==> design/flow/design.v <==
`timescale 1ns / 1ps
module alu_top (
    input  logic        clk,
    input  logic [31:0] op1,
    input  logic [31:0] op2,
    input  logic [3:0]  alu_ctrl,
    output logic [31:0] alu_result,
    output logic        zero
    );
logic [31:0] op1_q;
logic [31:0] op2_q;
logic [3:0]  alu_ctrl_q;
logic [31:0] result_d;
logic        zero_d;
always_ff @(posedge clk)
begin
    op1_q      <= op1;
    op2_q      <= op2;
    alu_ctrl_q <= alu_ctrl;
    alu_result <= result_d;
    zero       <= zero_d;
end
alu computation (
    .op1(op1_q),
    .op2(op2_q),
    .alu_ctrl(alu_ctrl_q),
    .alu_result(result_d),
    .zero(zero_d)
    );
endmodule

`timescale 1ns / 1ps
module alu (
    input logic [31:0] op1,
    input logic [31:0] op2,
    input logic [3:0] alu_ctrl,
    output logic [31:0] alu_result,
    output logic zero
    );
logic [31:0]add_result;
logic [31:0]sub_result;
logic [31:0]and_result;
logic [31:0]or_result;
logic [31:0]xor_result;
logic [31:0]sll_result;
logic [31:0]srl_result;
logic [31:0]sra_result;
logic [31:0]slt_result;
logic [31:0]sltu_result;
assign add_result = op1 + op2 ;
assign sub_result = op1 - op2 ;
assign or_result  = op1 | op2 ; 
assign and_result = op1 & op2 ;
assign xor_result  = op1 ^ op2 ;
assign sll_result  = op1 << op2 ;
assign srl_result  = op1 >> op2 ;
assign sra_result  = $signed(op1) >>> op2 ;
assign slt_result  = ($signed(op1) < $signed(op2)) ? 1 : 0 ;
assign sltu_result  = (op1 < op2) ? 1 : 0 ;
always@(*)
begin
    case(alu_ctrl)
       4'b0000: alu_result = add_result ;
       4'b1000: alu_result = sub_result ;
       4'b0001: alu_result = sll_result ;
       4'b0010: alu_result = slt_result ;
       4'b0011: alu_result = sltu_result ;
       4'b0100: alu_result = xor_result ;
       4'b0101: alu_result = srl_result ;
       4'b1101: alu_result = sra_result ;
       4'b0110: alu_result = or_result ;
       4'b0111: alu_result = and_result ;
       default: alu_result = 32'b0 ;
    endcase
end
assign zero = (alu_result == 0)? 1 : 0 ;    
endmodule
==> design/flow/run.sh <==
#!/bin/bash
# the make line also repeats each setting of config.mk as NAME=value (left out here)
make -C /OpenROAD-flow-scripts/flow DESIGN_CONFIG=/design/flow/config.mk WORK_HOME=/design/flow/orfs CLKGATE_MAP_FILE= finish
==> design/flow/config.mk <==
export PLATFORM = sky130hd
export DESIGN_NAME = alu_top
export DESIGN_NICKNAME = alu_top
export VERILOG_FILES = /design/flow/design.v
export SDC_FILE = /design/flow/constraint.sdc
export NUM_CORES = 4
export LEC_CHECK = 0
export CAP_MARGIN = 20
export CORE_MARGIN = 2
export CORE_UTILIZATION = 52
export PLACE_DENSITY = 0.6
export SLEW_MARGIN = 20
==> design/flow/constraint.sdc <==
create_clock -name core_clock -period 4.79 [get_ports {clk}]
set_input_delay 0.9580 -clock core_clock [delete_from_list [all_inputs] [get_ports {clk}]]
set_output_delay 0.9580 -clock core_clock [all_outputs]
set_load 0.01 [all_outputs]
==> flow_metrics.tcl, run 1 <==
# collected from the flow reports
set metrics [dict create \
    dr_total_vias 15696 \
    grt_usage 0.503 \
    r2r_cells 16 \
    required_ps 5080 \
    sw_frac_of_total 0.408 \
    dr_wl_met2_um 26000 \
    edf_count 0 \
    synthXorXnorAreaFrac 0.0150 \
    io_buffers 101 \
    rows 56 \
    holdPathStages 4 \
    warnings 95 \
    p_comb_mw 1.60 \
    crit_slowest_cell "or4_4" \
    clk-power_uw 835 \
    met1Wirelength_um 23100 \
    r2r_start "op1_q[15]" \
    r2r-end "zero" \
    arrival_ps 5300 \
    drtAntennaViolNets 0 \
    drt_pass1_iterations 9 \
    coreArea_um2 23300 \
    routed_via_density 7.10 \
    holdPathEnd "alu_result[27]" \
    finalWorstSetupSlack_ps -223 \
    power.group.top "combinational logic" \
    min_path_type "register to register" \
    fin_crit_sh 1.05 \
    status "finished with violations" \
    irDropWorstVdd_mv 0.203 \
    antenna_found_initial 1 \
    yosys_area_um2 12300 \
    leakage_nw 6.66 \
    synthAoiAreaFrac 0.304 \
    simple_gate_share 0.195 \
    setup.worst_path.class "register to register" \
    worst-path-stages 16 \
    fin_tns_setup_ps -223 \
    die-area_um2 24900 \
    ys.flop_type "dfxtp_1" \
    htree_levels 3 \
    synth_seq_share 0.164 \
    nets 2056 \
    top_cells_by_area "dfxtp_1 (16%), ha_1 (9.9%), mux4_2 (7.7%)" \
    grt_remaining_overflow 0 \
    min_from "op2_q[5]" \
    cts.sinks 101 \
    synth_area_um2 12300 \
    crit_path_max_incr_delay_ps 610 \
    slew_headroom 0.144 \
    yosys.area.top_type "dfxtp_1" \
    end_kind "register" \
    top_logic_kind "AND-OR/OR-AND gates" \
    clk_latency_ps 380 \
    yosys_warnings 2 \
    fp.dieH_um 158 \
    gp_congestion 1.20 \
    hpwlAfterDp_um 50000 \
    numCtsBuffers 9 \
    crit_family "simple AND/OR/NAND/NOR gates" \
    synth_cells 1631 \
    intPower_mw 2.01 \
    common_cells "nor2_1 (157), a21oi_1 (133), nand2_1 (124), dfxtp_1 (101), ha_1 (97)" \
    seq_cell_power_uw 963 \
    synth_top_area_share 0.164 \
    cts.clk_slew.worst_paths_ps 90 \
    rrSetupSlack_ps -220 \
    initial_core_util 0.527 \
    syn-num-nets 1799 \
    met3_length_um 9110 \
    ctsLongestPathBuffers 2 \
    critPathLaunchType "register" \
    seqPwrFrac 0.284 \
    cp-startpoint "op1_q[15]" \
    top_level_ports 102 \
    rsz0062_at_grt "yes" \
    grt_pass1_wl_um 92200 \
    drt-wirelength-per-cell_um 28.9 \
    diodes 0 \
    highest_layer "met5" \
    cts_tree "built" \
    hold_viol_final 0 \
    power.density_nw_per_um2 213 \
    synth-seq-cells 101 \
    drt_iter0_markers 2820 \
    drt_wl_total_um 63800 \
    worst_slew_pin_slew_ps 1280 \
    finalCriticalPeriod_ps 5010 \
    yosysMostFrequentCell "nor2_1" \
    drc 0 \
    fillers 2053 \
    clockPowerShare 0.246 \
    mux_share 0.144 \
    ys_types 87 \
    grt_start_max_net_pins 76 \
    drv_slew 0 \
    adder_share 0.102 \
    dp_cells 2185 \
    root_buffer "clkbuf_16" \
    ys_cells 1631 \
    critical_path_peak_fanout 12 \
    syn2layout_area_growth_pct 29.6 \
    maxClockFrequency_mhz 199 \
    p_sw_mw 1.39 \
    setup_violations 1 \
    die_w_um 158 \
    grt_pass1_vias 14536 \
    drv_cap 0 \
    synthArstFlopShare 0 \
    p_comb_frac 0.470 \
    synth.avg_cell_area_um2 7.54 \
    crit_end "zero" \
    path_buffers 4 \
    fin_skew_ps 16.7 \
    crit_chain "buf_4 > inv_1 > ha_2 > inv_1 > a21oi_1 > o31ai_1 > a211o_1 > buf_4 > o21ai_0 > xnor2_1 > a32oi_1 > nand3_1 > or4_4 > or4_4 > or4b_4 > nor3_2" \
    check.faults "setup timing" \
    fin_cells 2212 \
]
-- metrics by stage --
stage	area, um^2	worst slack (ps)	total power, mW	hold slack (ps)	util
2_1_floorplan	12400	15.0	1.79	675	-
6_report	15900	-223	3.40	988	0.683
4_1_cts	15800	-73.3	3.30	929	0.679
3_3_place_gp	15300	-209	2.44	865	0.657
5_1_grt	15900	-262	3.49	1010	0.683
3_5_place_dp	15300	-387	2.45	902	0.657
-- per-layer routing --
| metal | vias up | GRT usage |
|---|---|---|
| li1 | 6648 | - |
| met2 | 1393 | 0.740 |
| met5 | - | 0 |
| met1 | 7268 | 0.629 |
| met4 | 2 | 0.331 |
| met3 | 385 | 0.163 |
-- layout make-up --
type	count	area [um^2]	area share
Timing Repair Buffer	381	3220	0.202
Inverter	98	369	0.0232
Multi-Input combinational cell	1297	9580	0.601
Sequential cell	101	2040	0.128
Clock inverter	7	103	0.00644
Clock buffer	9	225	0.0141
Tap cell	319	399	0.0250
-- timing repair --
item | 4_1_cts | 5_1_grt
gates cloned | 0 | 0
endpoints found under the setup margin | 1 | 1
hold buffers | 0 | 0
pin swaps | 2 | 5
gates resized | 20 | 18
buffers inserted | 10 | 1
==> inputs of run 2 (changes only) <==
Settings changed: CORE_UTILIZATION 52 to 40.
Clock period 4.79 ns to 4.69 ns, I/O delays scaled along.
==> run 2 against run 1 <==
Still fails the layout checks on setup timing. Global-route usage fell by 7.5 points. Hold slack got worse by 65 ps. Clock skew fell by 7.9 ps. First-iteration DRC count fell by 20%. Final area rose by 6.5%. Setup slack got worse by 65 ps. Synthesized area did not move. Critical path depth fell by 3. Flip-flop count did not move. Routed wire length rose by 8.8%. Critical endpoint unchanged. Largest power group unchanged.
==> flow_metrics.tcl, run 2 <==
# collected from the flow reports
set metrics [dict create \
    status "finished with violations" \
    check.faults "setup timing" \
    hpwlAfterDp_um 57000 \
    crit_chain "buf_6 > mux2_4 > mux4_2 > o32ai_4 > nor4_4 > a311oi_2 > or4b_4 > or4_4 > or3_4 > or4_4 > or4_1 > or4b_4 > nor3_4" \
    finalCriticalPeriod_ps 4980 \
    die-area_um2 32200 \
    top_level_ports 102 \
    seq_cell_power_uw 986 \
    critPathLaunchType "register" \
    edf_count 0 \
    synth_area_um2 12300 \
    power.group.top "combinational logic" \
    arrival_ps 5300 \
    power.density_nw_per_um2 211 \
    die_w_um 179 \
    min_path_type "register to register" \
    drtAntennaViolNets 0 \
    synthArstFlopShare 0 \
    holdPathStages 4 \
    ys_cells 1631 \
    root_buffer "clkbuf_16" \
    drt-wirelength-per-cell_um 28.9 \
    r2r_cells 13 \
    mux_share 0.144 \
    postLayoutCoreUtil 0.558 \
    coreArea_um2 30400 \
    end_kind "register" \
    drt_pass1_iterations 6 \
    finalInstanceArea_um2 17000 \
    setup.worst_path.class "register to register" \
    holdPathEnd "alu_result[15]" \
    synth_cells 1631 \
    warnings 93 \
    rsz0062_at_grt "yes" \
    synth_seq_share 0.164 \
    yosysMostFrequentCell "nor2_1" \
    cts_tree "built" \
    drc 0 \
    slew_headroom 0.339 \
    syn-num-nets 1799 \
    dr_total_vias 15899 \
    min_from "op2_q[4]" \
    worst-path-stages 13 \
    seqPwrFrac 0.275 \
    ys_types 87 \
    path_buffers 1 \
    top_cells_by_area "dfxtp_1 (16%), ha_1 (9.9%), mux4_2 (7.7%)" \
    finalWorstSetupSlack_ps -288 \
    fillers 2930 \
    synth-seq-cells 101 \
    grt_remaining_overflow 0 \
    synthXorXnorAreaFrac 0.0150 \
    numCtsBuffers 9 \
    grt_pass1_wl_um 99500 \
    r2r-end "zero" \
    p_sw_mw 1.43 \
    cts.sinks 101 \
    rrSetupSlack_ps -290 \
    critical_path_peak_fanout 4 \
    synth_top_area_share 0.164 \
    nets 2169 \
    drv_slew 0 \
    p_comb_mw 1.77 \
    yosys.area.top_type "dfxtp_1" \
    intPower_mw 2.15 \
    top_usage_layer "met2" \
    gp_congestion 1.14 \
    crit_path_max_incr_delay_ps 550 \
    setup_violations 1 \
    met2_usage 0.649 \
    clockPowerShare 0.231 \
    crit_family "simple AND/OR/NAND/NOR gates" \
    drt_iter0_markers 2242 \
    sw_frac_of_total 0.399 \
    ctsLongestPathBuffers 2 \
    io_buffers 101 \
    top_logic_kind "AND-OR/OR-AND gates" \
    cp-startpoint "op2_q[2]" \
    grt_usage 0.429 \
    hold_viol_final 0 \
    yosys_area_um2 12300 \
    fin_crit_sh 1.06 \
    crit_end "zero" \
    htree_levels 3 \
    irDropWorstVdd_mv 0.204 \
    antenna_found_initial 3 \
    initial_core_util 0.404 \
    fp.dieH_um 179 \
    worst_slew_pin_slew_ps 984 \
    ys.flop_type "dfxtp_1" \
    grt_pass1_vias 14834 \
    grt_start_max_net_pins 31 \
    crit_slowest_cell "mux4_2" \
    routed_via_density 6.61 \
    drt_wl_total_um 69500 \
    r2r_start "op2_q[2]" \
    dp_cells 2375 \
    gr-usage-met1 0.558 \
    rows 64 \
    adder_share 0.102 \
    clk-power_uw 828 \
    simple_gate_share 0.195 \
    p_comb_frac 0.494 \
    syn2layout_area_growth_pct 38.0 \
    synthAoiAreaFrac 0.304 \
    yosys_warnings 2 \
    clk_latency_ps 390 \
    fin_cells 2405 \
    maxClockFrequency_mhz 201 \
    common_cells "nor2_1 (157), a21oi_1 (133), nand2_1 (124), dfxtp_1 (101), ha_1 (97)" \
    synth.avg_cell_area_um2 7.54 \
    use_met3 0.111 \
    placed_area_um2 16300 \
    leakage_nw 7.23 \
    cts.clk_slew.worst_paths_ps 70 \
    drv_cap 0 \
    required_ps 5010 \
    fin_skew_ps 8.86 \
]
## run 2: area by class of cell
class                   count  area, um^2  share of cell area
diodes                      3        7.51            0.000442
clock buffers              11         253              0.0149
clock inverters             5        63.8             0.00376
inverters                  98         374              0.0220
multi-input cells        1297        9650               0.569
flip-flops and latches    101        2040               0.120
well taps                 396         495              0.0292
repair buffers            494        4080               0.241
## run 2: layer usage
metal | up-vias | wire [um]
met5 | - | 0
li1 | 6873 | -
met4 | 0 | 4430
met3 | 258 | 7810
met1 | 7629 | 27800
met2 | 1139 | 29500
## run 2: timing repair
| action | in CTS | in global routing |
|---|---|---|
| endpoints found under the setup margin | 1 | 1 |
| endpoints found under the hold margin | 0 | 0 |
| hold buffers | 0 | 0 |
| setup buffers | 1 | 9 |
| resized | 17 | 38 |
| gates cloned | 0 | 1 |
| pin swaps | 4 | 17 |
## run 2: metrics by stage
step           hold WS [ps]  setup TNS, ps  total power, mW  worst slack, ps
2_1_floorplan           675              0             1.83             12.5
3_3_place_gp            871           -535             2.65             -535
3_5_place_dp            864           -364             2.65             -364
4_1_cts                 883           -199             3.49             -199
5_1_grt                 968           -371             3.71             -371
6_report                923           -288             3.58             -288
==> inputs of run 3 (changes only) <==
Settings changed: ABC_AREA set to 0, CAP_MARGIN 20 to 40, CORE_UTILIZATION 40 to 17, GPL_ROUTABILITY_DRIVEN set to 0, GPL_TIMING_DRIVEN set to 0, HOLD_SLACK_MARGIN set to 0.23, MIN_ROUTING_LAYER set to met1, PLACE_DENSITY 0.6 to not set, PLACE_DENSITY_LB_ADDON set to 0.04, SETUP_SLACK_MARGIN set to -0.06.
Clock period 4.69 ns to 8.94 ns, I/O delays scaled along.
==> run 3 against run 2 <==
Now clean on timing, DRC and antenna. Synthesized area stayed put. Clock-buffer cell count is 2 lower. Cell count is 13% higher. Clock skew is 16 ps higher. Total power is 51% lower. Synthesized cell count stayed put. Setup slack better by 1600 ps. Hold slack better by 89 ps. Highest routed layer unchanged.
==> flow_metrics.tcl, run 3 <==
# collected from the flow reports
set metrics [dict create \
    crit_path_max_incr_delay_ps 840 \
    ys_types 87 \
    yosys.area.top_type "dfxtp_1" \
    initial_core_util 0.172 \
    grt_start_max_net_pins 19 \
    drt-wirelength-per-cell_um 31.6 \
    cts_tree "built" \
    maxClockFrequency_mhz 131 \
    die-area_um2 74500 \
    synth_seq_share 0.164 \
    fp.dieH_um 273 \
    edf_count 0 \
    leakage_nw 5.60 \
    regArea_um2 2020 \
    syn-num-nets 1799 \
    r2r-end "zero" \
    min_from "op1_q[27]" \
    r2r_start "op2_q[3]" \
    power.density_nw_per_um2 116 \
    adder_share 0.102 \
    ys.flop_type "dfxtp_1" \
    clk-power_uw 424 \
    simple_gate_share 0.195 \
    synth_cells 1631 \
    crit_slowest_cell "or4b_2" \
    drtAntennaViolNets 0 \
    dr_total_vias 14658 \
    slew_headroom 0.323 \
    post_cts_buffers 0 \
    critPathLaunchType "register" \
    antenna_found_initial 2 \
    p_comb_uw 806 \
    cts.sinks 101 \
    rrSetupSlack_ps 1300 \
    syn2layout_area_growth_pct 23.0 \
    coreArea_um2 71600 \
    fin_crit_sh 0.855 \
    crit_family "simple AND/OR/NAND/NOR gates" \
    p_sw_uw 794 \
    synthAoiAreaFrac 0.304 \
    seqPwrFrac 0.301 \
    drc 0 \
    top_level_ports 102 \
    crit_end "zero" \
    postCtsHoldBufs 0 \
    required_ps 9270 \
    synth.avg_cell_area_um2 7.54 \
    synth_area_um2 12300 \
    holdPathStages 4 \
    setup.worst_path.class "register to register" \
    hpwlAfterDp_um 70900 \
    grt_usage 0.228 \
    rsz0062_at_grt "no" \
    p_comb_frac 0.458 \
    worst-path-stages 17 \
    critical_path_peak_fanout 10 \
    top_logic_kind "AND-OR/OR-AND gates" \
    finalCriticalPeriod_ps 7640 \
    mux_share 0.144 \
    common_cells "nor2_1 (157), a21oi_1 (133), nand2_1 (124), dfxtp_1 (101), ha_1 (97)" \
    grt_remaining_overflow 0 \
    warnings 91 \
    die_w_um 273 \
    drt_pass1_iterations 6 \
    cp-startpoint "op2_q[3]" \
    drv_slew 0 \
    ctsResizeCount 0 \
    p_total_mw 1.76 \
    r2r_cells 17 \
    yosysMostFrequentCell "nor2_1" \
    setup_violations 0 \
    seq_cell_power_uw 529 \
    numCtsBuffers 9 \
    path_buffers 5 \
    nets 1942 \
    synth-seq-cells 101 \
    top_cells_by_area "dfxtp_1 (16%), ha_1 (9.9%), mux4_2 (7.7%)" \
    hold_viol_final 0 \
    rows 98 \
    clockPowerShare 0.241 \
    grt_pass1_vias 14407 \
    irDropWorstVdd_mv 0.0753 \
    end_kind "register" \
    synthXorXnorAreaFrac 0.0150 \
    cts.clk_slew.worst_paths_ps 80 \
    drt_iter0_markers 1530 \
    root_buffer "clkbuf_16" \
    arrival_ps 7980 \
    yosys_area_um2 12300 \
    drt_wl_total_um 86200 \
    min_path_type "register to register" \
    sw_frac_of_total 0.451 \
    worst_slew_pin_slew_ps 1010 \
    grt_pass1_wl_um 119000 \
    cp_common_cell "clkbuf_1" \
    fin_tns_setup_ps 0 \
    routed_via_density 5.37 \
    synth_top_area_share 0.164 \
    clk_latency_ps 420 \
    status "no timing/DRC/antenna violations" \
    drv_cap 0 \
    comb_area_um2 9400 \
    power.group.top "combinational logic" \
    crit_chain "clkinv_1 > clkbuf_1 > clkbuf_1 > clkbuf_1 > ha_1 > inv_1 > o221ai_1 > a211oi_1 > nor3_1 > xnor2_1 > o22ai_1 > nand4b_1 > or4b_2 > or4_1 > or4_1 > or4b_1 > nor3_2" \
    yosys_warnings 2 \
    holdPathEnd "alu_result[28]" \
    synthArstFlopShare 0 \
    ctsLongestPathBuffers 2 \
    ys_cells 1631 \
    fillers 8119 \
    intPower_uw 965 \
    htree_levels 3 \
    io_buffers 101 \
    diodes 0 \
    fin_skew_ps 24.5 \
]
[run 3: area by class of cell]
cell class,instances,area share
tap,950,0.0786
multi-input combinational,1297,0.622
buffer,135,0.0364
inverter,98,0.0243
timing repair buffer,132,0.0862
clock buffer,9,0.0149
clock inverter,7,0.00405
sequential,101,0.134
[run 3: metrics by stage]
stage	cells	setup WS (ps)	area, um^2	hold slack, ps	util
floorplan	1631	3530	12300	675	-
global placement	2682	862	14500	1010	0.202
detailed placement	2708	1470	14800	1010	0.207
CTS	2724	1400	15100	1020	0.211
global route	2729	1170	15100	1090	0.211
finish	2729	1300	15100	1010	0.211
[run 3: metal layers]
metal	track usage	share of wire	vias to the layer above
li1	-	-	6410
met1	0.312	0.44	7403
met2	0.366	0.45	701
met3	0.0281	0.063	144
met4	0.0824	0.039	0
met5	0	0	-
==> inputs of run 4 (changes only) <==
Settings changed: ABC_AREA 0 to 1, CAP_MARGIN 40 to 30, CELL_PAD_IN_SITES_GLOBAL_PLACEMENT set to 1, CORE_ASPECT_RATIO set to 0.9, CORE_UTILIZATION 17 to 70, CTS_CLUSTER_DIAMETER set to 45, GPL_ROUTABILITY_DRIVEN 0 to not set, GPL_TIMING_DRIVEN 0 to not set, HOLD_SLACK_MARGIN 0.23 to not set, PLACE_DENSITY set to 0.44, PLACE_DENSITY_LB_ADDON 0.04 to not set, SETUP_SLACK_MARGIN -0.06 to 1.04.
Clock period 8.94 ns to 3.49 ns, I/O delays scaled along.
==> run 4 against run 3 <==
The run now fails in global placement without I/O. Synthesized area grew 1.3%. Synthesized cell count grew 37%. Die area shrank 75%.
==> flow_metrics.tcl, run 4 <==
# collected from the flow reports
set metrics [dict create \
    common_cells "nand2_1 (718), nand3_1 (388), nor2_1 (190), inv_1 (186), a21oi_1 (126)" \
    die-area_um2 18900 \
    haltStage "global placement without I/O" \
    synthXorXnorAreaFrac 0.00422 \
    die_w_um 145 \
    syn-num-nets 2405 \
    stop_error "[ERROR GPL-0301] Utilization 119.418 % exceeds 100%." \
    status "aborted with a tool error" \
    yosys_warnings 2 \
    adder_share 0.101 \
    ys.flop_type "dfxtp_1" \
    synth-seq-cells 101 \
    synth_cells 2237 \
    simple_gate_share 0.472 \
    coreArea_um2 17600 \
    top_cells_by_area "nand2_1 (22%), dfxtp_1 (16%), nand3_1 (16%)" \
    top_logic_kind "simple AND/OR/NAND/NOR gates" \
    ys_cells 2237 \
    yosys_area_um2 12500 \
    synthArstFlopShare 0 \
    synthAoiAreaFrac 0.160 \
    synth_area_um2 12500 \
    mux_share 0 \
    ys_types 53 \
    rows 46 \
    initial_core_util 0.710 \
    synth.avg_cell_area_um2 5.57 \
    synth_seq_share 0.162 \
    yosysMostFrequentCell "nand2_1" \
    edf_count 0 \
    yosys.area.top_type "nand2_1" \
    synth_top_area_share 0.216 \
    fp.dieH_um 131 \
]
==> inputs of run 5 (changes only) <==
Settings changed: CAP_MARGIN 30 to 35, CELL_PAD_IN_SITES_DETAIL_PLACEMENT set to 1, CELL_PAD_IN_SITES_GLOBAL_PLACEMENT 1 to 2, CORE_ASPECT_RATIO 0.9 to 1.47, CORE_UTILIZATION 70 to 45, CTS_CLUSTER_DIAMETER 45 to 132, PLACE_DENSITY 0.44 to not set, PLACE_DENSITY_LB_ADDON set to 0.28, SETUP_SLACK_MARGIN 1.04 to 1.51.
Clock period 3.49 ns to 7.6 ns, I/O delays scaled along.
==> run 5 against run 4 <==
The flow stops in global placement. Die area grew 54%. Synthesized cell count stayed put. Synthesized area is the same.
==> flow_metrics.tcl, run 5 <==
# collected from the flow reports
set metrics [dict create \
    haltStage "global placement" \
    top_logic_kind "simple AND/OR/NAND/NOR gates" \
    mux_share 0 \
    fp.dieH_um 206 \
    coreArea_um2 27100 \
    ys_cells 2237 \
    synthAoiAreaFrac 0.160 \
    yosys_warnings 2 \
    stop_error "[ERROR FLW-0024] Place density exceeds 1.0 (current PLACE_DENSITY_LB_ADDON =  0.28). Please check if the value of  PLACE_DENSITY_LB_ADDON is between 0 and 0.99." \
    status "aborted with a tool error" \
    top_level_ports 102 \
    synth_seq_share 0.162 \
    common_cells "nand2_1 (718), nand3_1 (388), nor2_1 (190), inv_1 (186), a21oi_1 (126)" \
    simple_gate_share 0.472 \
    synth_top_area_share 0.216 \
    synth_area_um2 12500 \
    ys.flop_type "dfxtp_1" \
    rows 73 \
    die_w_um 141 \
    ys_types 53 \
    synthArstFlopShare 0 \
    die-area_um2 29100 \
    synth.avg_cell_area_um2 5.57 \
    synth-seq-cells 101 \
    yosys.area.top_type "nand2_1" \
    yosys_area_um2 12500 \
    initial_core_util 0.459 \
    synthXorXnorAreaFrac 0.00422 \
    yosysMostFrequentCell "nand2_1" \
    top_cells_by_area "nand2_1 (22%), dfxtp_1 (16%), nand3_1 (16%)" \
    syn-num-nets 2405 \
    edf_count 0 \
    adder_share 0.101 \
    synth_cells 2237 \
]
==> inputs of run 6 (changes only) <==
Settings changed: ABC_AREA 1 to 0, CAP_MARGIN 35 to 40, CELL_PAD_IN_SITES_DETAIL_PLACEMENT 1 to not set, CELL_PAD_IN_SITES_GLOBAL_PLACEMENT 2 to not set, CORE_ASPECT_RATIO 1.47 to not set, CORE_MARGIN 2 to 3, CORE_UTILIZATION 45 to 56, CTS_CLUSTER_DIAMETER 132 to not set, PLACE_DENSITY_LB_ADDON 0.28 to 0.24, SETUP_SLACK_MARGIN 1.51 to -0.06.
Clock period 7.6 ns to 13.1 ns, I/O delays scaled along.
==> run 6 against run 5 <==
The run now finishes clean. Synthesized cell count is 27% lower. Die area decreased by 18%. Synthesized area is 1.3% lower.
==> flow_metrics.tcl, run 6 <==
# collected from the flow reports
set metrics [dict create \
    fin_crit_sh 0.480 \
    finalCriticalPeriod_ps 6280 \
    dpl_worst_slack_ps 7040 \
    yosys_warnings 2 \
    synth_cells 1631 \
    grt_start_max_net_pins 64 \
    r2r-end "zero" \
    synth-seq-cells 101 \
    syn2layout_area_growth_pct 11.6 \
    drv_slew 0 \
    drt-wirelength-per-cell_um 32.4 \
    comb_area_um2 9360 \
    ys_types 87 \
    post_cts_buffers 0 \
    critPathLaunchType "register" \
    crit_path_max_incr_delay_ps 770 \
    clockPowerShare 0.245 \
    warnings 91 \
    crit_chain "buf_4 > or2_1 > o22ai_1 > o31ai_1 > nor2_1 > a211oi_1 > nand4_1 > nor2_1 > or4b_2 > or4_1 > or4_1 > or4b_1 > nor3_2" \
    crit_family "simple AND/OR/NAND/NOR gates" \
    drv_cap 0 \
    io_buffers 101 \
    maxClockFrequency_mhz 159 \
    die_w_um 154 \
    end_kind "register" \
    ys_cells 1631 \
    simple_gate_share 0.195 \
    worst-path-stages 13 \
    irDropWorstVdd_mv 0.0611 \
    postCtsHoldBufs 0 \
    adder_share 0.102 \
    yosys.area.top_type "dfxtp_1" \
    drt_iter0_markers 2848 \
    clk-power_uw 278 \
    common_cells "nor2_1 (157), a21oi_1 (133), nand2_1 (124), dfxtp_1 (101), ha_1 (97)" \
    htree_levels 3 \
    fp.dieH_um 154 \
    dr_total_vias 15065 \
    cts_tree "built" \
    top_cells_by_area "dfxtp_1 (16%), ha_1 (9.9%), mux4_2 (7.7%)" \
    ctsLongestPathBuffers 2 \
    syn-num-nets 1799 \
    power.density_nw_per_um2 82.4 \
    seq_cell_power_uw 372 \
    r2r_start "op2_q[1]" \
    cp-startpoint "op2_q[1]" \
    hpwlAfterDp_um 46200 \
    p_sw_uw 480 \
    hold_viol_final 0 \
    root_buffer "clkbuf_16" \
    ctsResizeCount 0 \
    synth.avg_cell_area_um2 7.54 \
    synthAoiAreaFrac 0.304 \
    die-area_um2 23800 \
    nets 1818 \
    slew_headroom 0.332 \
    clk_latency_ps 370 \
    leakage_nw 5.41 \
    drt_pass1_iterations 9 \
    synth_seq_share 0.164 \
    setup.worst_path.class "register to register" \
    numCtsBuffers 9 \
    synthXorXnorAreaFrac 0.0150 \
    drtAntennaViolNets 0 \
    coreArea_um2 21300 \
    drc 0 \
    crit_slowest_cell "o31ai_1" \
    cts.clk_slew.worst_paths_ps 80 \
    required_ps 13400 \
    routed_via_density 7.80 \
    status "no timing/DRC/antenna violations" \
    p_comb_uw 481 \
    edf_count 0 \
    gp_congestion 1.23 \
    fin_tns_setup_ps 0 \
    critical_path_peak_fanout 59 \
    holdPathStages 3 \
    setup_violations 0 \
    postLayoutCoreUtil 0.645 \
    finalWorstSetupSlack_ps 6820 \
    antenna_found_initial 3 \
    synthArstFlopShare 0 \
    drt_wl_total_um 62500 \
    holdPathEnd "alu_result[17]" \
    initial_core_util 0.578 \
    path_buffers 1 \
    regArea_um2 2030 \
    grt_usage 0.505 \
    p_comb_frac 0.425 \
    rows 53 \
    yosys_area_um2 12300 \
    intPower_uw 651 \
    yosysMostFrequentCell "nor2_1" \
    min_path_type "register to register" \
    sw_frac_of_total 0.424 \
    ys.flop_type "dfxtp_1" \
    synth_area_um2 12300 \
    worst_slew_pin_slew_ps 1000 \
    synth_top_area_share 0.164 \
    cts.sinks 101 \
    arrival_ps 6580 \
    top_level_ports 102 \
    r2r_cells 13 \
    rsz0062_at_grt "no" \
    power.group.top "combinational logic" \
    holdWs_ps 960 \
    fillers 1874 \
    grt_pass1_wl_um 91300 \
    crit_end "zero" \
    min_from "alu_ctrl_q[3]" \
    fin_skew_ps 9.97 \
    grt_remaining_overflow 0 \
    rrSetupSlack_ps 6820 \
    top_logic_kind "AND-OR/OR-AND gates" \
    seqPwrFrac 0.329 \
    grt_pass1_vias 14219 \
    mux_share 0.144 \
]
run 6: layout make-up:
type | instances | area share
sequential | 101 | 0.148
inverter | 98 | 0.0268
tap | 275 | 0.0251
timing repair buffer | 143 | 0.0968
clock inverter | 6 | 0.00438
antenna | 1 | 0.000182
clock buffer | 10 | 0.0167
multi-input combinational | 1297 | 0.682
run 6: metrics by stage:
stage               power, mW  std cells  cell area [um^2]
finish                   1.13       1931             13700
global route             1.16       1931             13700
floorplan               0.651       1631             12300
detailed placement      0.825       1911             13400
CTS                      1.10       1927             13700
global placement        0.818       1906             13400
run 6: routing by layer:
metal	GRT usage	up-vias	share of wire
li1	-	6172	-
met1	0.615	6969	0.34
met2	0.744	1475	0.41
met3	0.202	445	0.16
met4	0.316	4	0.095
met5	0	-	0.00043
==> inputs of run 7 (changes only) <==
Settings changed: ABC_AREA 0 to 1, CAP_MARGIN 40 to 20, CORE_ASPECT_RATIO set to 1.31, CORE_MARGIN 3 to 2, CORE_UTILIZATION 56 to 66, CTS_CLUSTER_DIAMETER set to 243, CTS_CLUSTER_SIZE set to 99, MIN_ROUTING_LAYER met1 to not set, PLACE_DENSITY set to 0.37, PLACE_DENSITY_LB_ADDON 0.24 to not set, SETUP_SLACK_MARGIN -0.06 to not set.
Clock period 13.1 ns to 3.56 ns, I/O delays scaled along.
==> run 7 against run 6 <==
The flow now stops in global routing. Synthesized cell count grew 37%. Die area fell by 16%. Synthesized area increased by 1.3%.
==> flow_metrics.tcl, run 7 <==
# collected from the flow reports
set metrics [dict create \
    gp_congestion 1.26 \
    top_logic_kind "simple AND/OR/NAND/NOR gates" \
    synth.avg_cell_area_um2 5.57 \
    root_buffer "clkbuf_16" \
    syn-num-nets 2405 \
    hpwlAfterDp_um 41200 \
    initial_core_util 0.672 \
    synthArstFlopShare 0 \
    post_cts_buffers 0 \
    haltStage "global routing" \
    ys_types 53 \
    mux_share 0 \
    rows 57 \
    top_cells_by_area "nand2_1 (22%), dfxtp_1 (16%), nand3_1 (16%)" \
    synth_cells 2237 \
    htree_levels 3 \
    yosysMostFrequentCell "nand2_1" \
    adder_share 0.101 \
    io_buffers 101 \
    grt_usage 0.596 \
    simple_gate_share 0.472 \
    status "aborted with a tool error" \
    ys.flop_type "dfxtp_1" \
    postCtsHoldBufs 0 \
    cts.sinks 101 \
    numCtsBuffers 9 \
    synthAoiAreaFrac 0.160 \
    yosys_warnings 2 \
    yosys_area_um2 12500 \
    yosys.area.top_type "nand2_1" \
    synth_seq_share 0.162 \
    die-area_um2 20000 \
    ys_cells 2237 \
    fp.dieH_um 161 \
    common_cells "nand2_1 (718), nand3_1 (388), nor2_1 (190), inv_1 (186), a21oi_1 (126)" \
    ctsResizeCount 0 \
    synth_top_area_share 0.216 \
    synth-seq-cells 101 \
    synthXorXnorAreaFrac 0.00422 \
    ctsLongestPathBuffers 2 \
    coreArea_um2 18500 \
    die_w_um 124 \
    edf_count 0 \
    synth_area_um2 12500 \
    top_level_ports 102 \
    grt_remaining_overflow 4 \
    stop_error "[ERROR GRT-0116] Global routing finished with congestion. Check the congestion regions in the DRC Viewer." \
]
[run 7: layer usage]
metal | GRT usage | GRT overflow
met5 | 0.0859 | 0
met4 | 0.512 | 2
met3 | 0.408 | 0
met2 | 0.773 | 2
met1 | 0.634 | 0
[run 7: per-stage QoR]
stage	cells	utilization	instance area [um^2]	worst slack, ps	total power, mW
floorplan	2237	-	12500	523	2.32
global placement	2544	0.748	13900	200	2.90
detailed placement	2544	0.748	13900	144	2.93
CTS	2560	0.764	14200	89.0	3.93
==> inputs of run 8 (changes only) <==
Settings changed: ABC_AREA 1 to not set, CAP_MARGIN 20 to 5, CORE_ASPECT_RATIO 1.31 to not set, CORE_UTILIZATION 66 to 72, CTS_CLUSTER_DIAMETER 243 to 317, CTS_CLUSTER_SIZE 99 to 34, PLACE_DENSITY 0.37 to 0.65, SETUP_SLACK_MARGIN set to 1.34.
Clock period 3.56 ns to 4.7 ns, I/O delays scaled along.
==> run 8 against run 7 <==
The flow again stops in global routing. Synthesized area down 1.3%. Synthesized cell count is 27% lower. Die area decreased by 9.3%.
==> flow_metrics.tcl, run 8 <==
# collected from the flow reports
set metrics [dict create \
    postCtsHoldBufs 0 \
    dpl_worst_slack_ps -212 \
    placed_area_um2 14700 \
    grt_usage 0.738 \
    htree_levels 3 \
    synthXorXnorAreaFrac 0.0150 \
    synth-seq-cells 101 \
    numCtsBuffers 9 \
    haltStage "global routing" \
    grt_remaining_overflow 136 \
    root_buffer "clkbuf_16" \
    edf_count 0 \
    top_logic_kind "AND-OR/OR-AND gates" \
    synth_area_um2 12300 \
    mux_share 0.144 \
    io_buffers 101 \
    yosys_warnings 2 \
    simple_gate_share 0.195 \
    top_cells_by_area "dfxtp_1 (16%), ha_1 (9.9%), mux4_2 (7.7%)" \
    syn-num-nets 1799 \
    ys_types 87 \
    rows 47 \
    yosysMostFrequentCell "nor2_1" \
    ys_cells 1631 \
    adder_share 0.102 \
    fp.dieH_um 135 \
    status "aborted with a tool error" \
    cts.sinks 101 \
    yosys_area_um2 12300 \
    ctsLongestPathBuffers 2 \
    yosys.area.top_type "dfxtp_1" \
    initial_core_util 0.739 \
    gp_congestion 1.39 \
    die_w_um 135 \
    ys.flop_type "dfxtp_1" \
    top_level_ports 102 \
    coreArea_um2 16600 \
    synth.avg_cell_area_um2 7.54 \
    hpwlAfterDp_um 45100 \
    synthArstFlopShare 0 \
    synth_top_area_share 0.164 \
    synth_cells 1631 \
    synth_seq_share 0.164 \
    common_cells "nor2_1 (157), a21oi_1 (133), nand2_1 (124), dfxtp_1 (101), ha_1 (97)" \
    die-area_um2 18100 \
    stop_error "[ERROR GRT-0116] Global routing finished with congestion. Check the congestion regions in the DRC Viewer." \
    synthAoiAreaFrac 0.304 \
]
run 8: layer usage:
layer,overflow,global-route usage
met1,5,0.764
met5,0,0.200
met2,67,0.918
met4,60,0.731
met3,4,0.536
run 8: timing repair:
| item | 4_1_cts |
|---|---|
| setup buffers | 7 |
| pin swaps | 11 |
| endpoints found under the hold margin | 0 |
| resized | 53 |
| endpoints found under the setup margin | 16 |
run 8: metrics by stage:
step	hold WS (ps)	instances	setup TNS (ps)	utilization
after floorplan	640	1631	0	-
after global placement	841	2009	-31.4	0.881
after detailed placement	825	2009	-212	0.881
after CTS	844	2030	-105	0.916
==> inputs of run 9 (changes only) <==
Settings changed: CAP_MARGIN 5 to 20, CORE_UTILIZATION 72 to 15, CTS_CLUSTER_DIAMETER 317 to not set, CTS_CLUSTER_SIZE 34 to not set, PLACE_DENSITY 0.65 to 0.6, SETUP_SLACK_MARGIN 1.34 to not set.
Clock period 4.7 ns to 10.3 ns, I/O delays scaled along.
==> run 9 against run 8 <==
The run now finishes clean. Die area grew to 4.6 times the previous value. Synthesized area is the same. Synthesized cell count is the same.
==> flow_metrics.tcl, run 9 <==
# collected from the flow reports
set metrics [dict create \
    nets 1811 \
    top_logic_kind "AND-OR/OR-AND gates" \
    io_buffers 101 \
    rows 105 \
    synthArstFlopShare 0 \
    fin_skew_ps 18.9 \
    post_cts_buffers 0 \
    status "no timing/DRC/antenna violations" \
    cts.sinks 101 \
    routed_via_density 5.17 \
    dpl_worst_slack_ps 4100 \
    synth-seq-cells 101 \
    rsz0062_at_grt "no" \
    finalCriticalPeriod_ps 6280 \
    fin_crit_sh 0.610 \
    crit_chain "inv_2 > ha_1 > a211oi_1 > o21ai_0 > nand3_1 > o311ai_0 > a311oi_1 > or4b_4 > or4_1 > or3_1 > or4_1 > or4_1 > or4b_1 > nor3_2" \
    yosys_warnings 2 \
    numCtsBuffers 9 \
    postCtsHoldBufs 0 \
    drt_wl_total_um 67300 \
    antenna_found_initial 2 \
    drc 0 \
    fp.dieH_um 290 \
    edf_count 0 \
    adder_share 0.102 \
    power.density_nw_per_um2 103 \
    intPower_uw 900 \
    ctsLongestPathBuffers 2 \
    ys_cells 1631 \
    clockPowerShare 0.285 \
    drtAntennaViolNets 0 \
    cp_common_cell "or4_1" \
    mux_share 0.144 \
    fillers 9268 \
    slew_headroom 0.240 \
    p_comb_uw 610 \
    r2r_start "op2_q[1]" \
    seq_cell_power_uw 473 \
    worst-path-stages 14 \
    setup.worst_path.class "register to register" \
    synth_top_area_share 0.164 \
    synth_cells 1631 \
    finalInstanceArea_um2 14700 \
    htree_levels 3 \
    warnings 91 \
    syn-num-nets 1799 \
    arrival_ps 6620 \
    synth_seq_share 0.164 \
    finalWorstSetupSlack_ps 4020 \
    die_w_um 290 \
    cp-startpoint "op2_q[1]" \
    synthXorXnorAreaFrac 0.0150 \
    hold_viol_final 0 \
    sw_frac_of_total 0.406 \
    p_sw_uw 615 \
    crit_slowest_cell "dfxtp_4" \
    synthAoiAreaFrac 0.304 \
    synth.avg_cell_area_um2 7.54 \
    drv_cap 0 \
    dp_cells 2702 \
    crit_end "zero" \
    crit_family "simple AND/OR/NAND/NOR gates" \
    yosys.area.top_type "dfxtp_1" \
    end_kind "register" \
    clk-power_uw 431 \
    placed_area_um2 14400 \
    cts_tree "built" \
    crit_path_max_incr_delay_ps 790 \
    synth_area_um2 12300 \
    die-area_um2 84300 \
    drt-wirelength-per-cell_um 24.8 \
    fin_tns_setup_ps 0 \
    r2r_cells 14 \
    holdPathEnd "alu_result[9]" \
    hpwlAfterDp_um 52300 \
    yosys_area_um2 12300 \
    cts.clk_slew.worst_paths_ps 90 \
    syn2layout_area_growth_pct 19.8 \
    drv_slew 0 \
    holdPathStages 4 \
    seqPwrFrac 0.313 \
    top_level_ports 102 \
    yosysMostFrequentCell "nor2_1" \
    ys_types 87 \
    ys.flop_type "dfxtp_1" \
    power.group.top "combinational logic" \
    r2r-end "zero" \
    rrSetupSlack_ps 4020 \
    drt_pass1_iterations 8 \
    maxClockFrequency_mhz 159 \
    min_path_type "register to register" \
    worst_slew_pin_slew_ps 1110 \
    leakage_nw 5.42 \
    common_cells "nor2_1 (157), a21oi_1 (133), nand2_1 (124), dfxtp_1 (101), ha_1 (97)" \
    path_buffers 1 \
    grt_usage 0.155 \
    gp_congestion 1.04 \
    grt_start_max_net_pins 78 \
    dr_total_vias 14047 \
    drt_iter0_markers 1802 \
    irDropWorstVdd_mv 0.0868 \
    clk_latency_ps 410 \
    root_buffer "clkbuf_16" \
    grt_remaining_overflow 0 \
    ctsResizeCount 0 \
    critical_path_peak_fanout 52 \
    initial_core_util 0.151 \
    min_from "op2_q[9]" \
    grt_pass1_vias 13327 \
    setup_violations 0 \
    top_cells_by_area "dfxtp_1 (16%), ha_1 (9.9%), mux4_2 (7.7%)" \
    p_comb_frac 0.403 \
    fin_cells 2719 \
    grt_pass1_wl_um 96400 \
    simple_gate_share 0.195 \
    coreArea_um2 81600 \
    required_ps 10630 \
    critPathLaunchType "register" \
]
==> run 9: routing by layer <==
layer / vias to the layer above / part of all wire / track usage
met5: - / 0.00015 / 0
met4: 2 / 0.049 / 0.0724
met3: 152 / 0.084 / 0.0294
met2: 822 / 0.46 / 0.253
met1: 6922 / 0.40 / 0.196
li1: 6149 / - / -
==> run 9: layout make-up <==
type	instances	area (um^2)	share of cell area
Antenna cell	1	2.50	0.000170
Clock buffer	9	225	0.0153
Clock inverter	7	128	0.00866
Inverter	98	368	0.0250
Multi-Input combinational cell	1297	9360	0.635
Sequential cell	101	2040	0.138
Tap cell	1070	1340	0.0909
Timing Repair Buffer	136	1270	0.0863
==> run 9: per-stage QoR <==
stage / utilization / hold slack, ps / power, mW
6_report: 0.181 / 972 / 1.51
3_5_place_dp: 0.176 / 917 / 1.07
2_1_floorplan: - / 675 / 0.828
3_3_place_gp: 0.176 / 923 / 1.08
4_1_cts: 0.181 / 936 / 1.51
5_1_grt: 0.181 / 1040 / 1.58
==> inputs of run 10 (changes only) <==
Settings changed: ABC_AREA set to 0, CAP_MARGIN 20 to 40, CORE_UTILIZATION 15 to 66, CTS_CLUSTER_DIAMETER set to 27, HOLD_SLACK_MARGIN set to -0.08, MIN_ROUTING_LAYER set to met1, PLACE_DENSITY 0.6 to not set, SETUP_SLACK_MARGIN set to -0.06.
Clock period 10.3 ns to 5.61 ns, I/O delays scaled along.
==> run 10 against run 9 <==
Still clean. Combinational power is 95% higher. Clock power is 54% higher. Hold slack worse by 70 ps. Die area is 77% lower. Core utilization is 60 points higher. Sequential power is 77% higher. Synthesized area stayed put. Critical endpoint unchanged. Largest cell class unchanged. Highest routed layer unchanged.
==> flow_metrics.tcl, run 10 <==
# collected from the flow reports
set metrics [dict create \
    holdPathStages 4 \
    synth_seq_share 0.164 \
    crit_slowest_cell "a222oi_1" \
    clk-power_uw 664 \
    synth_cells 1631 \
    drt_pass1_iterations 16 \
    ctsResizeCount 0 \
    seqPwrFrac 0.311 \
    worst-path-stages 13 \
    mux_share 0.144 \
    yosysMostFrequentCell "nor2_1" \
    r2r_start "op2_q[1]" \
    warnings 93 \
    drc 0 \
    cts_tree "built" \
    fillers 1306 \
    synth_top_area_share 0.164 \
    post_cts_buffers 0 \
    end_kind "register" \
    regArea_um2 2040 \
    grt_usage 0.572 \
    ys_types 87 \
    fin_crit_sh 0.979 \
    coreArea_um2 18100 \
    drt_iter0_markers 3681 \
    holdPathEnd "alu_result[27]" \
    p_comb_mw 1.19 \
    crit_path_max_incr_delay_ps 610 \
    maxClockFrequency_mhz 182 \
    finalCriticalPeriod_ps 5490 \
    synthAoiAreaFrac 0.304 \
    adder_share 0.102 \
    seq_cell_power_uw 838 \
    grt_pass1_vias 14318 \
    dr_total_vias 15815 \
    hold_viol_final 0 \
    r2r-end "zero" \
    synth-seq-cells 101 \
    synth_area_um2 12300 \
    power.density_nw_per_um2 190 \
    status "no timing/DRC/antenna violations" \
    min_from "op2_q[5]" \
    leakage_nw 5.71 \
    yosys_area_um2 12300 \
    initial_core_util 0.678 \
    clockPowerShare 0.247 \
    yosys.area.top_type "dfxtp_1" \
    ys.flop_type "dfxtp_1" \
    power.group.top "combinational logic" \
    io_buffers 101 \
    cp-startpoint "op2_q[1]" \
    slew_headroom 0.291 \
    required_ps 5910 \
    numCtsBuffers 9 \
    top_cells_by_area "dfxtp_1 (16%), ha_1 (9.9%), mux4_2 (7.7%)" \
    grt_start_max_net_pins 74 \
    gp_congestion 1.26 \
    crit_family "simple AND/OR/NAND/NOR gates" \
    holdWs_ps 902 \
    sw_frac_of_total 0.411 \
    simple_gate_share 0.195 \
    crit_chain "buf_12 > or2_1 > o22ai_1 > nor2_1 > a222oi_1 > o2bb2ai_1 > or4b_4 > or4_1 > or3_1 > or4_1 > or4_1 > or4b_1 > nor3_2" \
    cts.clk_slew.worst_paths_ps 80 \
    path_buffers 1 \
    synthXorXnorAreaFrac 0.0150 \
    nets 1879 \
    ys_cells 1631 \
    grt_remaining_overflow 0 \
    intPower_mw 1.58 \
    rows 49 \
    antenna_found_initial 5 \
    crit_end "zero" \
    drt_wl_total_um 58400 \
    rrSetupSlack_ps 120 \
    comb_area_um2 9380 \
    synthArstFlopShare 0 \
    grt_pass1_wl_um 86000 \
    syn-num-nets 1799 \
    drtAntennaViolNets 0 \
    drv_slew 0 \
    common_cells "nor2_1 (157), a21oi_1 (133), nand2_1 (124), dfxtp_1 (101), ha_1 (97)" \
    ctsLongestPathBuffers 2 \
    fp.dieH_um 141 \
    p_sw_mw 1.11 \
    fin_skew_ps 13.4 \
    die-area_um2 19700 \
    setup.worst_path.class "register to register" \
    synth.avg_cell_area_um2 7.54 \
    top_logic_kind "AND-OR/OR-AND gates" \
    die_w_um 141 \
    drv_cap 0 \
    postCtsHoldBufs 0 \
    worst_slew_pin_slew_ps 1060 \
    hpwlAfterDp_um 44000 \
    min_path_type "register to register" \
    root_buffer "clkbuf_16" \
    setup_violations 0 \
    syn2layout_area_growth_pct 15.2 \
    yosys_warnings 2 \
    clk_latency_ps 370 \
    p_comb_frac 0.442 \
    critical_path_peak_fanout 73 \
    edf_count 0 \
    arrival_ps 5790 \
    routed_via_density 8.13 \
    critPathLaunchType "register" \
    r2r_cells 13 \
    irDropWorstVdd_mv 0.157 \
    fin_tns_setup_ps 0 \
    drt-wirelength-per-cell_um 30.0 \
    htree_levels 3 \
    cp_common_cell "or4_1" \
    cts.sinks 101 \
    top_level_ports 102 \
    postLayoutCoreUtil 0.780 \
]
run 10: area by class of cell:
cell class | instances | area share
Sequential cell | 101 | 0.144
Clock buffer | 9 | 0.0159
Antenna cell | 3 | 0.000530
Tap cell | 229 | 0.0202
Inverter | 98 | 0.0260
Clock inverter | 5 | 0.00442
Multi-Input combinational cell | 1297 | 0.662
Timing Repair Buffer | 204 | 0.127
run 10: metrics by stage:
| stage | setup WS, ps | cells | power [mW] | instance area (um^2) |
|---|---|---|---|---|
| 3_5_place_dp | 268 | 1922 | 1.95 | 13800 |
| 3_3_place_gp | 52.1 | 1922 | 1.92 | 13800 |
| 2_1_floorplan | 202 | 1631 | 1.52 | 12300 |
| 6_report | 118 | 1946 | 2.69 | 14200 |
| 5_1_grt | -13.7 | 1943 | 2.74 | 14200 |
| 4_1_cts | 266 | 1936 | 2.59 | 14100 |
run 10: routing by layer:
layer | GRT usage | share of wire
met5 | 0.0201 | 0.0015
met4 | 0.405 | 0.11
met3 | 0.279 | 0.18
met2 | 0.809 | 0.39
met1 | 0.673 | 0.32
==> inputs of run 11 (changes only) <==
Settings changed: CAP_MARGIN 40 to 15, CORE_UTILIZATION 66 to 58, CTS_CLUSTER_DIAMETER 27 to not set.
Clock period 5.61 ns to 4.82 ns, I/O delays scaled along.
==> run 11 against run 10 <==
Now fails the layout checks on setup timing. Critical path depth grew 2. Via count grew 2.3%. Synthesized area is the same. Die area grew 13%. Setup slack lost 170 ps. Global-route usage shrank 4.0 points. Hold slack gained 45 ps. Final area grew 13%.
==> flow_metrics.tcl, run 11 <==
# collected from the flow reports
set metrics [dict create \
    status "finished with violations" \
    check.faults "setup timing" \
    crit_end "zero" \
    r2r_cells 15 \
    synthArstFlopShare 0 \
    gp_congestion 1.26 \
    slew_headroom 0.236 \
    yosys_area_um2 12300 \
    grt_pass1_wl_um 89000 \
    critPathLaunchType "register" \
    ys_cells 1631 \
    top_logic_kind "AND-OR/OR-AND gates" \
    root_buffer "clkbuf_16" \
    drt-wirelength-per-cell_um 28.2 \
    crit_family "simple AND/OR/NAND/NOR gates" \
    edf_count 0 \
    syn-num-nets 1799 \
    fin_skew_ps 12.5 \
    die_w_um 150 \
    coreArea_um2 20900 \
    crit_slowest_cell "or4b_4" \
    adder_share 0.102 \
    hold_viol_final 0 \
    holdPathStages 3 \
    synth_seq_share 0.164 \
    nets 2071 \
    path_buffers 1 \
    cts_tree "built" \
    crit_chain "ha_1 > inv_1 > fa_1 > nor2b_1 > o2111ai_2 > a21oi_1 > or3_1 > a21oi_1 > xnor2_1 > a211o_1 > or3_4 > or4_4 > or4_1 > or4b_4 > nor3_2" \
    drtAntennaViolNets 0 \
    synth_top_area_share 0.164 \
    placed_area_um2 15400 \
    drv_slew 0 \
    synthAoiAreaFrac 0.304 \
    grt_remaining_overflow 0 \
    worst-path-stages 15 \
    dr_total_vias 16174 \
    setup.worst_path.class "register to register" \
    holdPathEnd "alu_result[17]" \
    drc 0 \
    mux_share 0.144 \
    synth-seq-cells 101 \
    worst_slew_pin_slew_ps 1150 \
    drt_iter0_markers 3276 \
    grt_pass1_vias 14961 \
    clk-power_uw 771 \
    syn2layout_area_growth_pct 30.1 \
    top_cells_by_area "dfxtp_1 (16%), ha_1 (9.9%), mux4_2 (7.7%)" \
    cts.sinks 101 \
    sw_frac_of_total 0.413 \
    cp-startpoint "op2_q[0]" \
    io_buffers 101 \
    min_from "alu_ctrl_q[3]" \
    power.density_nw_per_um2 209 \
    intPower_mw 1.96 \
    grt_usage 0.531 \
    r2r_start "op2_q[0]" \
    end_kind "register" \
    drv_cap 0 \
    drt_pass1_iterations 14 \
    warnings 93 \
    crit_path_max_incr_delay_ps 490 \
    ctsLongestPathBuffers 2 \
    postLayoutCoreUtil 0.766 \
    leakage_nw 6.74 \
    yosys.area.top_type "dfxtp_1" \
    maxClockFrequency_mhz 205 \
    grt_start_max_net_pins 76 \
    yosysMostFrequentCell "nor2_1" \
    simple_gate_share 0.195 \
    irDropWorstVdd_mv 0.203 \
    finalCriticalPeriod_ps 4870 \
    die-area_um2 22400 \
    arrival_ps 5170 \
    common_cells "nor2_1 (157), a21oi_1 (133), nand2_1 (124), dfxtp_1 (101), ha_1 (97)" \
    p_comb_frac 0.486 \
    yosys_warnings 2 \
    routed_via_density 7.41 \
    required_ps 5120 \
    cp_common_cell "a21oi_1" \
    min_path_type "register to register" \
    synthXorXnorAreaFrac 0.0150 \
    clockPowerShare 0.230 \
    cts.clk_slew.worst_paths_ps 80 \
    fin_crit_sh 1.01 \
    p_comb_mw 1.63 \
    p_sw_mw 1.38 \
    critical_path_peak_fanout 11 \
    initial_core_util 0.589 \
    seq_cell_power_uw 948 \
    fp.dieH_um 150 \
    power.group.top "combinational logic" \
    finalWorstSetupSlack_ps -48.8 \
    r2r-end "zero" \
    clk_latency_ps 380 \
    htree_levels 3 \
    rows 53 \
    synth.avg_cell_area_um2 7.54 \
    synth_cells 1631 \
    fin_tns_setup_ps -48.8 \
    numCtsBuffers 9 \
    antenna_found_initial 2 \
    setup_violations 1 \
    ys_types 87 \
    hpwlAfterDp_um 47500 \
    rrSetupSlack_ps -50 \
    finalInstanceArea_um2 16000 \
    ys.flop_type "dfxtp_1" \
    synth_area_um2 12300 \
    seqPwrFrac 0.283 \
    top_level_ports 102 \
    drt_wl_total_um 61600 \
]
## run 11: area by class of cell
class | count | area [um^2]
Inverter | 98 | 369
Tap cell | 275 | 344
Timing Repair Buffer | 396 | 3370
Multi-Input combinational cell | 1297 | 9580
Sequential cell | 101 | 2040
Clock buffer | 9 | 225
Clock inverter | 7 | 67.6
Antenna cell | 1 | 2.50
Fill cell | 1594 | 4890
## run 11: repair_timing
action | 4_1_cts | 5_1_grt
pin swaps | 6 | 7
setup endpoints to repair | 1 | 1
hold buffers | 0 | 0
buffers inserted | 4 | 7
gates cloned | 0 | 1
gates resized | 21 | 33
## run 11: routing by layer
| metal | vias to the layer above | wire length, um | track usage | share of wire |
|---|---|---|---|---|
| li1 | 6669 | - | - | - |
| met1 | 7364 | 21000 | 0.644 | 0.34 |
| met2 | 1589 | 24100 | 0.756 | 0.39 |
| met3 | 543 | 10300 | 0.230 | 0.17 |
| met4 | 9 | 5950 | 0.351 | 0.097 |
| met5 | - | 154 | 0.0432 | 0.0025 |
## run 11: per-stage QoR
step	total power [mW]	hold WS (ps)	worst slack (ps)	instances
floorplan	1.78	675	-58.4	1631
global placement	2.41	869	-193	2156
detailed placement	2.44	873	-226	2156
CTS	3.20	897	-50.2	2176
global route	3.41	971	-150	2183
finish	3.35	947	-48.8	2184
==> inputs of run 12 (changes only) <==
Settings changed: CAP_MARGIN 15 to 40, CELL_PAD_IN_SITES_GLOBAL_PLACEMENT set to 1, CORE_MARGIN 2 to 10, CORE_UTILIZATION 58 to 23, CTS_CLUSTER_DIAMETER set to 267, CTS_CLUSTER_SIZE set to 100, GPL_ROUTABILITY_DRIVEN set to 0, HOLD_SLACK_MARGIN -0.08 to 0.23, PLACE_DENSITY set to 0.82, TNS_END_PERCENT set to 40.
Clock period 4.82 ns to 8.94 ns, I/O delays scaled along.
==> run 12 against run 11 <==
The run now finishes clean. Setup slack better by 2600 ps. Critical path depth is 1 lower. Highest routed layer unchanged. Routed wire length is 2.8% lower. Synthesized cell count stayed put. Synthesized area stayed put. Core utilization is 50 points lower. Clock power is 49% lower. Flip-flop count stayed put.
==> flow_metrics.tcl, run 12 <==
# collected from the flow reports
set metrics [dict create \
    yosysMostFrequentCell "nor2_1" \
    rrSetupSlack_ps 2560 \
    cts.clk_slew.worst_paths_ps 80 \
    highest_layer "met5" \
    finalCriticalPeriod_ps 6380 \
    cp-startpoint "op2_q[5]" \
    coreArea_um2 52800 \
    regArea_um2 2040 \
    path_buffers 2 \
    met3_length_um 8460 \
    r2r-end "zero" \
    routed_via_density 6.24 \
    yosys_warnings 2 \
    fp.dieH_um 251 \
    fin_skew_ps 10.7 \
    p_sw_uw 677 \
    adder_share 0.102 \
    worst-path-stages 14 \
    seqPwrFrac 0.334 \
    drc 0 \
    top_logic_kind "AND-OR/OR-AND gates" \
    grt_usage 0.180 \
    drt-wirelength-per-cell_um 25.7 \
    comb_area_um2 9360 \
    dr_wl_met2_um 24900 \
    holdPathEnd "alu_result[9]" \
    status "no timing/DRC/antenna violations" \
    numCtsBuffers 9 \
    postCtsHoldBufs 0 \
    setup.worst_path.class "register to register" \
    grt_start_max_net_pins 76 \
    required_ps 9260 \
    power.density_nw_per_um2 115 \
    synth.avg_cell_area_um2 7.54 \
    irDropWorstVdd_mv 0.0874 \
    clockPowerShare 0.244 \
    clk-power_uw 397 \
    intPower_uw 954 \
    r2r_cells 14 \
    synthAoiAreaFrac 0.304 \
    yosys_area_um2 12300 \
    cts.sinks 101 \
    clk_latency_ps 390 \
    crit_slowest_cell "dfxtp_1" \
    warnings 91 \
    ctsLongestPathBuffers 2 \
    post_cts_buffers 0 \
    dr_total_vias 14538 \
    ys.flop_type "dfxtp_1" \
    synth_seq_share 0.164 \
    synthArstFlopShare 0 \
    cp_common_cell "or4_1" \
    die_w_um 251 \
    die-area_um2 63100 \
    nets 1805 \
    leakage_nw 5.36 \
    ys_cells 1631 \
    met1Wirelength_um 22000 \
    drt_pass1_iterations 14 \
    worst_slew_pin_slew_ps 1030 \
    synthXorXnorAreaFrac 0.0150 \
    rows 84 \
    crit_end "zero" \
    fin_crit_sh 0.714 \
    fillers 5710 \
    cts_tree "built" \
    hold_viol_final 0 \
    r2r_start "op2_q[5]" \
    syn-num-nets 1799 \
    maxClockFrequency_mhz 157 \
    ctsResizeCount 0 \
    top_cells_by_area "dfxtp_1 (16%), ha_1 (9.9%), mux4_2 (7.7%)" \
    dpl_worst_slack_ps 2860 \
    drtAntennaViolNets 0 \
    crit_chain "clkinv_1 > ha_1 > inv_1 > a2111oi_0 > a211oi_1 > nor3_1 > xnor2_1 > o22ai_1 > nand4b_1 > or4b_2 > or4_1 > or4_1 > or4b_1 > nor3_2" \
    synth_top_area_share 0.164 \
    diodes 0 \
    finalWorstSetupSlack_ps 2560 \
    simple_gate_share 0.195 \
    fin_cells 2330 \
    sw_frac_of_total 0.415 \
    hpwlAfterDp_um 45000 \
    fin_tns_setup_ps 0 \
    synth_cells 1631 \
    min_path_type "register to register" \
    rsz0062_at_grt "no" \
    synth-seq-cells 101 \
    arrival_ps 6700 \
    antenna_found_initial 2 \
    slew_headroom 0.315 \
    grt_pass1_wl_um 87400 \
    syn2layout_area_growth_pct 15.0 \
    edf_count 0 \
    holdWs_ps 969 \
    p_comb_uw 688 \
    crit_path_max_incr_delay_ps 810 \
    critical_path_peak_fanout 17 \
    mux_share 0.144 \
    drv_cap 0 \
    seq_cell_power_uw 546 \
    io_buffers 101 \
    root_buffer "clkbuf_16" \
    end_kind "register" \
    dp_cells 2311 \
    holdPathStages 4 \
    drt_iter0_markers 3162 \
    crit_family "simple AND/OR/NAND/NOR gates" \
    p_comb_frac 0.422 \
    critPathLaunchType "register" \
    grt_pass1_vias 13407 \
    yosys.area.top_type "dfxtp_1" \
    power.group.top "combinational logic" \
    drt_wl_total_um 59900 \
    htree_levels 3 \
    top_level_ports 102 \
    drv_slew 0 \
    synth_area_um2 12300 \
    setup_violations 0 \
    grt_remaining_overflow 0 \
    common_cells "nor2_1 (157), a21oi_1 (133), nand2_1 (124), dfxtp_1 (101), ha_1 (97)" \
    initial_core_util 0.233 \
    ys_types 87 \
    min_from "op2_q[9]" \
]
[run 12: metal layers]
layer,global-route usage,vias up
met2,0.266,1214
met1,0.215,6851
li1,-,6129
met5,0.00694,-
met3,0.0755,334
met4,0.107,10
[run 12: layout make-up]
| cell class | count | area share |
|---|---|---|
| Clock buffer | 11 | 0.0172 |
| Clock inverter | 5 | 0.00248 |
| Inverter | 98 | 0.0260 |
| Multi-Input combinational cell | 1297 | 0.662 |
| Sequential cell | 101 | 0.144 |
| Tap cell | 688 | 0.0609 |
| Timing Repair Buffer | 130 | 0.0877 |
[run 12: stage by stage]
stage / total power [mW] / util / area (um^2)
3_5_place_dp: 1.21 / 0.262 / 13800
2_1_floorplan: 0.954 / - / 12300
6_report: 1.63 / 0.268 / 14100
4_1_cts: 1.61 / 0.268 / 14100
5_1_grt: 1.70 / 0.268 / 14100
3_3_place_gp: 1.20 / 0.262 / 13800
==> inputs of run 13 (changes only) <==
Settings changed: ABC_AREA 0 to not set, CAP_MARGIN 40 to 20, CELL_PAD_IN_SITES_GLOBAL_PLACEMENT 1 to not set, CORE_MARGIN 10 to 2, CORE_UTILIZATION 23 to 40, CTS_CLUSTER_DIAMETER 267 to not set, CTS_CLUSTER_SIZE 100 to not set, GPL_ROUTABILITY_DRIVEN 0 to not set, HOLD_SLACK_MARGIN 0.23 to not set, MIN_ROUTING_LAYER met1 to not set, PLACE_DENSITY 0.82 to 0.6, SETUP_SLACK_MARGIN -0.06 to 1.17, TNS_END_PERCENT 40 to not set.
Clock period 8.94 ns to 6.09 ns, I/O delays scaled along.
==> run 13 against run 12 <==
Clock skew increased by 5.8 ps. Hold slack got worse by 30 ps. Clock power increased by 49%. Fmax increased by 27%. Non-clock buffer count increased by 112. First-iteration DRC count decreased by 22%. Final area increased by 6.8%.
==> flow_metrics.tcl, run 13 <==
# collected from the flow reports
set metrics [dict create \
    status "no timing/DRC/antenna violations" \
    holdPathEnd "alu_result[24]" \
    seqPwrFrac 0.310 \
    die_w_um 179 \
    power.group.top "combinational logic" \
    syn-num-nets 1799 \
    drv_slew 0 \
    fp.dieH_um 179 \
    end_kind "register" \
    regArea_um2 2060 \
    fin_tns_setup_ps 0 \
    holdPathStages 4 \
    yosys_area_um2 12300 \
    adder_share 0.102 \
    seq_cell_power_uw 785 \
    cts_tree "built" \
    synthAoiAreaFrac 0.304 \
    yosys_warnings 2 \
    sw_frac_of_total 0.420 \
    drtAntennaViolNets 0 \
    ys_cells 1631 \
    edf_count 0 \
    ys_types 87 \
    syn2layout_area_growth_pct 22.9 \
    synth_top_area_share 0.164 \
    synth_area_um2 12300 \
    synth.avg_cell_area_um2 7.54 \
    ys.flop_type "dfxtp_1" \
    top_level_ports 102 \
    required_ps 6410 \
    fin_skew_ps 16.5 \
    worst-path-stages 15 \
    yosysMostFrequentCell "nor2_1" \
    arrival_ps 5340 \
    p_sw_mw 1.06 \
    crit_family "simple AND/OR/NAND/NOR gates" \
    intPower_mw 1.47 \
    r2r_cells 15 \
    nets 1917 \
    critical_path_peak_fanout 9 \
    clk_latency_ps 390 \
    clk-power_uw 592 \
    mux_share 0.144 \
    dr_total_vias 14962 \
    drt_wl_total_um 66800 \
    fin_crit_sh 0.824 \
    p_total_mw 2.54 \
    simple_gate_share 0.195 \
    synth-seq-cells 101 \
    io_buffers 101 \
    gp_congestion 1.11 \
    crit_slowest_cell "dfxtp_1" \
    coreArea_um2 30400 \
    leakage_nw 6.04 \
    cts.clk_slew.worst_paths_ps 80 \
    fillers 3039 \
    drv_cap 0 \
    antenna_found_initial 3 \
    rsz0062_at_grt "yes" \
    yosys.area.top_type "dfxtp_1" \
    drc 0 \
    finalCriticalPeriod_ps 5020 \
    p_comb_frac 0.457 \
    drt_pass1_iterations 6 \
    root_buffer "clkbuf_16" \
    top_cells_by_area "dfxtp_1 (16%), ha_1 (9.9%), mux4_2 (7.7%)" \
    p_comb_mw 1.16 \
    drt_iter0_markers 2458 \
    grt_pass1_vias 13744 \
    synthXorXnorAreaFrac 0.0150 \
    die-area_um2 32200 \
    ctsLongestPathBuffers 2 \
    r2r_start "op1_q[20]" \
    setup_violations 0 \
    rrSetupSlack_ps 1070 \
    synth_cells 1631 \
    worst_slew_pin_slew_ps 1120 \
    cts.sinks 101 \
    setup.worst_path.class "register to register" \
    top_logic_kind "AND-OR/OR-AND gates" \
    clockPowerShare 0.233 \
    rows 64 \
    min_path_type "register to register" \
    cp-startpoint "op1_q[20]" \
    warnings 93 \
    grt_usage 0.411 \
    critPathLaunchType "register" \
    grt_remaining_overflow 0 \
    grt_start_max_net_pins 44 \
    irDropWorstVdd_mv 0.137 \
    min_from "op2_q[5]" \
    synthArstFlopShare 0 \
    path_buffers 4 \
    common_cells "nor2_1 (157), a21oi_1 (133), nand2_1 (124), dfxtp_1 (101), ha_1 (97)" \
    routed_via_density 6.96 \
    slew_headroom 0.246 \
    initial_core_util 0.404 \
    crit_path_max_incr_delay_ps 750 \
    synth_seq_share 0.164 \
    crit_chain "buf_4 > inv_1 > ha_1 > nor2_1 > a211oi_1 > a21oi_1 > o21ai_0 > a2111oi_1 > buf_4 > nand3_1 > buf_4 > or4_4 > or4_4 > or4b_4 > nor3_2" \
    drt-wirelength-per-cell_um 31.1 \
    maxClockFrequency_mhz 199 \
    grt_pass1_wl_um 95200 \
    numCtsBuffers 9 \
    hpwlAfterDp_um 50800 \
    r2r-end "zero" \
    htree_levels 3 \
    cp_common_cell "buf_4" \
    hold_viol_final 0 \
    holdWs_ps 938 \
    crit_end "zero" \
    comb_area_um2 9600 \
    power.density_nw_per_um2 168 \
]
[run 13: layout make-up]
type / instances / area share
tap: 396 / 0.0328
clock inverter: 7 / 0.00373
clock buffer: 9 / 0.0149
sequential: 101 / 0.137
timing repair buffer: 242 / 0.152
antenna: 1 / 0.000166
multi-input combinational: 1297 / 0.636
inverter: 98 / 0.0244
[run 13: timing repair]
item / 4_1_cts / 5_1_grt
endpoints found under the hold margin: 0 / 0
endpoints found under the setup margin: 1 / 1
resized: 64 / 21
cloned: 4 / 1
hold buffers: 0 / 0
setup buffers: 32 / 1
pin swaps: 15 / 5
[run 13: through the flow]
stage	utilization	worst slack, ps	cell area (um^2)	std cells
2_1_floorplan	-	1170	12400	1631
3_3_place_gp	0.463	548	14100	2096
3_5_place_dp	0.463	613	14100	2096
4_1_cts	0.493	1160	15000	2148
5_1_grt	0.497	1080	15100	2150
6_report	0.497	1070	15100	2151
[run 13: routing by layer]
layer	vias up	part of all wire	track usage
met5	-	0.00016	0
met2	1177	0.42	0.614
met3	228	0.12	0.111
li1	6363	-	-
met4	2	0.051	0.182
met1	7192	0.40	0.553
No activity file was given, so power comes from the tool's default toggle rates.
